==> inputs of job 1919 <==
==> flow/design.v <==
module RstGen(
    input           clk,
    input           asrst_n,
    output wire     srst_n
);
reg  asrst_n_d1, asrst_n_d2;
always @(posedge clk or negedge asrst_n) begin
    if (!asrst_n) begin
        asrst_n_d1 <= 1'b0;
        asrst_n_d2 <= 1'b0;
    end
    else begin
        asrst_n_d1 <= asrst_n;
        asrst_n_d2 <= asrst_n_d1;
    end
end
assign srst_n = asrst_n_d2;
endmodule
module RoundRobinArbiter(
    input wire clk,
    input wire asrst,            
    input wire en,
    input wire [2:0] req_vld,
    output reg [2:0] o_grant
);
reg [2:0] last_grant;            
always @(*) begin
    if (en)
        case (last_grant)
            'b001: begin
                if      (req_vld[1]) o_grant = 3'b010;
                else if (req_vld[2]) o_grant = 3'b100;
                else if (req_vld[0]) o_grant = 3'b001;
                else                 o_grant = 3'b000;
            end
            'b010: begin
                if      (req_vld[2]) o_grant = 3'b100;
                else if (req_vld[0]) o_grant = 3'b001;
                else if (req_vld[1]) o_grant = 3'b010;
                else                 o_grant = 3'b000;
            end
            'b100: begin
                if      (req_vld[0]) o_grant = 3'b001;
                else if (req_vld[1]) o_grant = 3'b010;
                else if (req_vld[2]) o_grant = 3'b100;
                else                 o_grant = 3'b000;
            end
            default: o_grant <= 3'b000;
        endcase
    else
        o_grant <= 3'b000;
end
always @(posedge clk or posedge asrst) begin
    if (asrst) last_grant <= 'b100;
    else if (en && (| req_vld)) begin
        last_grant <= o_grant;
    end
end
endmodule
module SyncFIFO #(
    parameter DEPTH = 192,
    parameter WIDTH = 8
)(
    input                           clk,
    input                           asrst,   
    input                           wren,    
    input           [WIDTH-1:0]     wrdata,  
    output   wire                   full,    
    input                           rden,    
    output   reg    [WIDTH-1:0]     rddata,  
    output   wire                   empty    
);
localparam ADDR_WIDTH = $clog2(DEPTH);       
reg  [WIDTH-1:0] mem [0:DEPTH-1];            
reg  [ADDR_WIDTH-1:0] wrptr;                 
reg  [ADDR_WIDTH-1:0] rdptr;
reg  [ADDR_WIDTH:0] cnt;                     
always @(posedge clk or posedge asrst) begin
    if (asrst) begin
        rdptr  <= 'd0;
        rddata <= 'd0;
    end 
    else if (rden && !empty) begin
        rddata <= mem[rdptr];
        if (rdptr < DEPTH - 1) 
            rdptr <= rdptr + 'd1;
        else rdptr <= 'd0;
    end
end
always @(posedge clk or posedge asrst) begin
    if (asrst) begin
        wrptr <= 'd0;
    end 
    else if (wren && !full) begin
        mem[wrptr] <= wrdata;
        if (wrptr < DEPTH - 1) 
            wrptr <= wrptr + 'd1;
        else wrptr <= 'd0;
    end
end
always @(posedge clk or posedge asrst) begin
    if (asrst) 
        cnt <= 'd0;
    else if ((wren && !full) && !(rden && !empty))
        cnt <= cnt + 'd1;
    else if (!(wren && !full) && (rden && !empty))
        cnt <= cnt - 'd1;
end
assign full = (cnt == DEPTH);
assign empty = (cnt == 0);
endmodule
module SyncFIFO_Bypass #(
    parameter   DEPTH = 8,
    parameter   WIDTH = 64
)(
    input                       CLK,
    input                       Reset,       
    input                       i_WrEn,      
    input       [WIDTH-1:0]     i_WrData,    
    output wire                 o_Valid,     
    output wire [WIDTH-1:0]     o_Data,
    input                       i_Grant,
    output wire                 o_Grant
);
wire                    fifo_wren, fifo_rden;
wire                    fifo_empty;
wire  [WIDTH-1:0]       fifo_wrdata, fifo_rddata;
reg   [WIDTH-1:0]       i_WrData_reg;        
reg                     i_Grant_reg;         
reg                     fifo_empty_reg;      
always @(posedge CLK) begin
    i_WrData_reg <= i_WrData;
    i_Grant_reg  <= i_Grant;
    fifo_empty_reg <= fifo_empty;
end
assign o_Valid = i_Grant_reg;
assign fifo_wren = (i_WrEn && i_Grant && fifo_empty) ? 0 : i_WrEn;
assign fifo_wrdata = i_WrData;
assign fifo_rden = i_Grant;
assign o_Grant = fifo_empty ? i_WrEn : 1;
assign o_Data  = (i_Grant_reg && fifo_empty_reg) ? i_WrData_reg : fifo_rddata;
SyncFIFO #(
    .DEPTH      ( DEPTH         ),
    .WIDTH      ( WIDTH         )
)u_SyncFIFO(
    .clk        ( CLK           ),
    .asrst      ( Reset         ),
    .wren       ( fifo_wren     ),
    .wrdata     ( fifo_wrdata   ),
    .full       (               ),
    .rden       ( fifo_rden     ),
    .rddata     ( fifo_rddata   ),
    .empty      ( fifo_empty    )
);
endmodule
module PassC #(
    parameter WIDTH = 8
)(
    input                       CLK,
    input                       Reset,       
    input                       i_WrEn,      
    input       [WIDTH-1:0]     i_WrData,    
    output reg                  o_Valid,     
    output reg  [WIDTH-1:0]     o_Data,
    input                       i_Grant,
    output wire                 o_Grant
);
assign o_Grant = i_WrEn;
always @(posedge CLK or posedge Reset) begin
    if (Reset)
        o_Valid <= 'd0;
    else
        o_Valid <= i_Grant;
end
always @(posedge CLK or posedge Reset) begin
    if (Reset)
        o_Data  <= 'd0;
    else if (i_Grant)
        o_Data  <= i_WrData;
end
endmodule
module ArbTop #(
    parameter   FIFO_DEPTH = 8,
    parameter   WIDTH = 64
)(
    input                       CLK,
    input                       ASynReset_N,
    input                       i_DataValid_A, i_DataValid_B, i_DataValid_C,
    input       [WIDTH-1:0]     i_DataIn_A,    i_DataIn_B,    i_DataIn_C,
    input                       i_DataGrant_D,
    output wire                 o_DataValid_D,
    output wire [WIDTH-1:0]     o_DataOut_D,
    output wire                 o_DataGrant_A, o_DataGrant_B, o_DataGrant_C
);
wire                SynReset_N;
wire  [2:0]         arb_req, arb_grant;
wire                PassA_DataVld, PassB_DataVld, PassC_DataVld;
wire  [WIDTH-1:0]   PassA_Data,    PassB_Data,    PassC_Data;
assign {o_DataGrant_C, o_DataGrant_B, o_DataGrant_A} = arb_grant;
assign o_DataValid_D = (PassA_DataVld || PassB_DataVld || PassC_DataVld);
assign o_DataOut_D = PassA_DataVld ? PassA_Data :
                     PassB_DataVld ? PassB_Data :
                     PassC_DataVld ? PassC_Data :
                     0;
RstGen u_RstGen(
    .clk        ( CLK           ),
    .asrst_n    ( ASynReset_N   ),
    .srst_n     ( SynReset_N    )
);
RoundRobinArbiter u_RoundRobinArbiter(
    .clk        ( CLK           ),
    .asrst      ( ~SynReset_N   ),
    .en         ( i_DataGrant_D ),
    .req_vld    ( arb_req       ),
    .o_grant    ( arb_grant     )
);
SyncFIFO_Bypass #(
    .DEPTH      ( FIFO_DEPTH    ),
    .WIDTH      ( WIDTH         )
) u_PassA (
    .CLK        ( CLK           ),
    .Reset      ( ~SynReset_N   ),
    .i_Grant    ( arb_grant[0]  ),
    .i_WrEn     ( i_DataValid_A ),
    .i_WrData   ( i_DataIn_A    ),
    .o_Grant    ( arb_req[0]    ),
    .o_Valid    ( PassA_DataVld ),
    .o_Data     ( PassA_Data    )
);
SyncFIFO_Bypass #(
    .DEPTH      ( FIFO_DEPTH    ),
    .WIDTH      ( WIDTH         )
) u_PassB (
    .CLK        ( CLK           ),
    .Reset      ( ~SynReset_N   ),
    .i_Grant    ( arb_grant[1]  ),
    .i_WrEn     ( i_DataValid_B ),
    .i_WrData   ( i_DataIn_B    ),
    .o_Grant    ( arb_req[1]    ),
    .o_Valid    ( PassB_DataVld ),
    .o_Data     ( PassB_Data    )
);
PassC #(
    .WIDTH      ( WIDTH         )
)u_PassC (
    .CLK        ( CLK           ),
    .Reset      ( ~SynReset_N   ),
    .i_Grant    ( arb_grant[2]  ),
    .i_WrEn     ( i_DataValid_C ),
    .i_WrData   ( i_DataIn_C    ),
    .o_Grant    ( arb_req[2]    ),
    .o_Valid    ( PassC_DataVld ),
    .o_Data     ( PassC_Data    )
);
endmodule
==> flow/run.sh <==
#!/bin/bash
# the make line also repeats each setting of config.mk as NAME=value (left out here)
make -C /OpenROAD-flow-scripts/flow DESIGN_CONFIG=/design/flow/config.mk WORK_HOME=/design/flow/orfs CLKGATE_MAP_FILE= finish
==> flow/config.mk <==
export PLATFORM = sky130hd
export DESIGN_NAME = ArbTop
export DESIGN_NICKNAME = ArbTop
export VERILOG_FILES = /design/flow/design.v
export SDC_FILE = /design/flow/constraint.sdc
export NUM_CORES = 4
export LEC_CHECK = 0
export ABC_AREA = 0
export CAP_MARGIN = 35
export CELL_PAD_IN_SITES_DETAIL_PLACEMENT = 2
export CORE_MARGIN = 9
export CORE_UTILIZATION = 40
export CTS_CLUSTER_DIAMETER = 233
export MAX_ROUTING_LAYER = met4
export MIN_ROUTING_LAYER = met1
export PLACE_DENSITY_LB_ADDON = 0.07
export SLEW_MARGIN = 20
export TNS_END_PERCENT = 60
==> flow/constraint.sdc <==
create_clock -name core_clock -period 4.05 [get_ports {CLK}]
set_input_delay 0.8100 -clock core_clock [delete_from_list [all_inputs] [get_ports {CLK}]]
set_output_delay 0.8100 -clock core_clock [all_outputs]
set_load 0.01 [all_outputs]
==> job 9113 (differences from job 1919) <==
ABC_AREA = not set   (was 0)
CAP_MARGIN = 40   (was 35)
CELL_PAD_IN_SITES_DETAIL_PLACEMENT = not set   (was 2)
CORE_MARGIN = 2   (was 9)
CORE_UTILIZATION = 72   (was 40)
CTS_CLUSTER_DIAMETER = 360   (was 233)
CTS_CLUSTER_SIZE = 18   (was not set)
HOLD_SLACK_MARGIN = 0.29   (was not set)
MAX_ROUTING_LAYER = not set   (was met4)
MIN_ROUTING_LAYER = not set   (was met1)
PLACE_DENSITY_LB_ADDON = not set   (was 0.07)
SETUP_SLACK_MARGIN = 0.21   (was not set)
TNS_END_PERCENT = not set   (was 60)
==> flow/constraint.sdc (replaced) <==
create_clock -name core_clock -period 2.74 [get_ports {CLK}]
set_input_delay 0.5480 -clock core_clock [delete_from_list [all_inputs] [get_ports {CLK}]]
set_output_delay 0.5480 -clock core_clock [all_outputs]
set_load 0.01 [all_outputs]
==> notes <==
Between job 9113 and job 1919, the lower clock skew is in job 1919 (gap 7.8 ps). Between job 1919 and job 9113, the lower count of clock-buffer cells in the layout is in job 9113 (gap 58). Job 1919 finished with timing, DRC and antenna clean. Job 9113 finished but failed the layout checks on negative setup slack. Against job 1919, the final area of job 9113 is higher by about 0.34%. Against job 1919, the setup slack of job 9113 is worse by 290 ps. Between job 1919 and job 9113, the lower wire length is in job 9113 (gap about 13%, measured against job 9113). Of job 9113 and job 1919, job 9113 has the higher total power (gap 30%, measured against job 1919). Between job 9113 and job 1919, the lower final cell count is in job 9113 (gap about 14%, measured against job 1919). In area after synthesis, job 1919 and job 9113 do not differ. Of job 9113 and job 1919, job 9113 has the higher global-route usage (gap 14 points).
Power figures rest on the tool's default switching activity, not on a simulated workload.
